== build 4 ==
Design color_centroid, start of the top module:
module color_centroid
  (
    input         clk,
    input         rst,           
    input  [2:0]  rgbfilter,     
    input         new_frame_i,   
    output [14:0] orig_addr,
    input  [11:0] orig_pxl,
    output        proc_we,
    output [14:0] proc_addr,
    output [11:0] proc_pxl,
    output [7:0]  centroid,
    output        new_centroid,
    output [2:0]  proximity
  );
==> flow/config.mk <==
export PLATFORM = sky130hd
export DESIGN_NAME = color_centroid
export DESIGN_NICKNAME = color_centroid
export VERILOG_FILES = /design/flow/design.v
export SDC_FILE = /design/flow/constraint.sdc
export NUM_CORES = 4
export LEC_CHECK = 0
export CAP_MARGIN = 20
export CORE_MARGIN = 2
export CORE_UTILIZATION = 55
export CTS_CLUSTER_SIZE = 54
export MAX_ROUTING_LAYER = met5
export PLACE_DENSITY_LB_ADDON = 0.08
export SETUP_SLACK_MARGIN = 0.82
export SLEW_MARGIN = 20
export TNS_END_PERCENT = 65
==> flow/constraint.sdc <==
create_clock -name core_clock -period 7.69 [get_ports {clk}]
set_input_delay 1.5380 -clock core_clock [delete_from_list [all_inputs] [get_ports {clk}]]
set_output_delay 1.5380 -clock core_clock [all_outputs]
set_load 0.01 [all_outputs]
run.sh (not shown) runs the stock make flow with config.mk's settings and CLKGATE_MAP_FILE=.
diff inputs: build 4 => build 94
Settings: an added CTS_CLUSTER_DIAMETER of 232; an added ABC_AREA of 1; a deleted TNS_END_PERCENT that had been 65; a change of CORE_UTILIZATION from 55 to 70; a deleted MAX_ROUTING_LAYER that had been met5; a deleted PLACE_DENSITY_LB_ADDON that had been 0.08; a deleted SETUP_SLACK_MARGIN that had been 0.82; a deleted CTS_CLUSTER_SIZE that had been 54; a change of the clock period (ns, I/O delays scaled along) from 7.69 to 5.17.
==> results <==
No run among build 4 and build 94 stopped early or left any final violation; all are clean.
Post-layout minimum cycle time was lower in the run labelled build 94.
Between build 94 and build 4, the minimum hold slack figures differ only marginally.
Taking build 4 as 1.0, build 94 lands at 1.18 on power density relative to cell area.
#### Input delta (build 32 over build 94)
Settings: setting SETUP_SLACK_MARGIN to 1.65 for the first time; changing CTS_CLUSTER_DIAMETER from 232 to 31; removing ABC_AREA (formerly 1); changing the clock period (ns, I/O delays scaled along) from 5.17 to 6.18.
### Flow results
No stage failed in build 94, and the final checks on the layout all came back clean. Build 32 reached the end of the flow, and the finished layout is clean on the timing, DRC and antenna checks. Synthesized area, build 32 and build 94: smaller value in build 32. Going from build 94 to build 32, depth of the most critical reg-to-reg path fell 3; non-clock buffer count rose about 2.2%; areal power density over the cells rose 29%; average vias per placed instance rose 5.1%; combinational power share rose 7.7 points. The proportion of synthesized chip area in sequential cells in build 32 was higher than what build 94 gave. Row area reported by Yosys stat: build 32 lower / build 94 higher. Row length of routed wiring on met1: build 32 lower / build 94 higher.
For build 42, these inputs were changed with respect to build 32:
Settings: CORE_UTILIZATION changed from 70 to 53; SETUP_SLACK_MARGIN removed (was 1.65); CTS_CLUSTER_DIAMETER removed (was 31); the clock period (ns, I/O delays scaled along) changed from 6.18 to 5.31.
## What came out
- Relative to build 32, the power per cell area measured on build 42 has decreased by a little under 10%.
- Build 42 vs build 32: routed length on met1 up in build 42
- Diff build 32 -> build 42: final wirelength moved down; total power draw moved down; worst clock skew on the final layout went down 13 ps; number of distinct library cells after synthesis was more or less identical.
- Compared with build 32, in build 42 clock power moved down; tap cell instance count went up 33%.
Input-level comparison between build 41 and build 42:
Settings: putting HOLD_SLACK_MARGIN at -0.09 where nothing was set; putting ABC_AREA at 1 where nothing was set; putting CTS_CLUSTER_DIAMETER at 309 where nothing was set; swapping 53 for 72 in CORE_UTILIZATION; swapping 5.31 for 2.97 in the clock period (ns, I/O delays scaled along).
==> comparison <==
Layout checks on build 41: not met. Flow itself completed; violations: setup timing. For the clock group share of total power, build 41 came in 6.9 points higher than build 42 did. Clock group total power went up by more than half going from build 42 to build 41. | growth of design area from synthesis to finish | lower: build 42 |. From build 42 to build 41 the numbers moved as follows: combined area of all synthesized cells increased by 4.2% relative to the old numbers, clock network latency to the later pin of the worst-skew pair decreased by 30 ps relative to the old numbers. Build 41 reports its launch point of the worst path as color_filter.colorpxls_left_o[2]$_DFFE_PP0P_ while build 42 reports color_filter.colorpxls_rght_o[1]$_DFFE_PP0P_. Run comparison: build 42 worst setup path endpoint centroid_calc.centroid_o[7]$_DFFE_PP0P_; build 41 worst setup path endpoint centroid_calc.centroid_o[2]$_DFFE_PP0P_.

---

## build 58
Starting RTL as in the previous note.
==> flow/config.mk <==
export PLATFORM = sky130hd
export DESIGN_NAME = color_centroid
export DESIGN_NICKNAME = color_centroid
export VERILOG_FILES = /design/flow/design.v
export SDC_FILE = /design/flow/constraint.sdc
export NUM_CORES = 4
export LEC_CHECK = 0
export ABC_AREA = 0
export CAP_MARGIN = 20
export CORE_ASPECT_RATIO = 1.04
export CORE_MARGIN = 2
export CORE_UTILIZATION = 72
export MIN_ROUTING_LAYER = met1
export PLACE_DENSITY = 0.76
export SETUP_SLACK_MARGIN = 0.86
export SLEW_MARGIN = 5
==> flow/constraint.sdc <==
create_clock -name core_clock -period 2.95 [get_ports {clk}]
set_input_delay 0.5900 -clock core_clock [delete_from_list [all_inputs] [get_ports {clk}]]
set_output_delay 0.5900 -clock core_clock [all_outputs]
set_load 0.01 [all_outputs]
Build 58 did not finish; the tool stopped in clock tree synthesis with error DPL-0033.
--- input diff build 58..build 46 ---
- removing PLACE_DENSITY (formerly 0.76)
- removing MIN_ROUTING_LAYER (formerly met1)
- removing CORE_ASPECT_RATIO (formerly 1.04)
- changing SLEW_MARGIN from 5 to 20
- removing SETUP_SLACK_MARGIN (formerly 0.86)
- changing ABC_AREA from 0 to 1
- changing the clock period (ns, I/O delays scaled along) from 2.95 to 3.6
Results
Build 46: no failed stages, no open violations at the end
In build 46 relative to build 58, chip area in the Yosys report had gone up by a few percent.
Build 46 ended with more number of standard cells after synthesis than build 58.
The synthesized-area fraction occupied by and/or/nand/nor cells of build 46 exceeds that of build 58 by 6.9 points.
Compared with build 58, build 46 shows a higher number of placed instances with taps included.
Per the comparison of build 46 with build 58, core outline area moved up; total nets after synthesis moved up; fraction of the mapped netlist area in compound gates moved down.
Taking build 58 as the reference, in build 46 share of synthesized area spent on multiplexers now smaller, synthesized-area fraction occupied by adder cells now smaller, mean area per synthesized cell now smaller.
Input-level comparison between build 62 and build 46:
- CTS_CLUSTER_SIZE: unset -> 10
- SETUP_SLACK_MARGIN: unset -> 0.82
- CTS_CLUSTER_DIAMETER: unset -> 358
- the clock period (ns, I/O delays scaled along): 3.6 -> 2.79
Notes after the runs:
Looking at the reports, build 46 completed the entire flow and the layout it produced met the timing, DRC and antenna checks.
Stage in which a tool error killed build 62: global routing.
As far as xor-xnor portion of the synthesized cell area goes, build 62 and build 46 are indistinguishable; the numbers are identical.
Status: core outline area parity (build 46, build 62)
There was hardly any difference in synthesized cell count between build 62 and build 46.
Build 62 vs. build 46: number of cells after detailed placement went up by 122.
CTS buffer count up 7.1% in build 62 wrt build 46
The yosys synthesis chip area of build 46 and that of build 62 are within noise of each other.
| die span in x | build 46 vs build 62 | ≈ equal |
Clock net sink count: build 46 vs build 62 identical
No activity file was given, so power comes from the tool's default toggle rates.
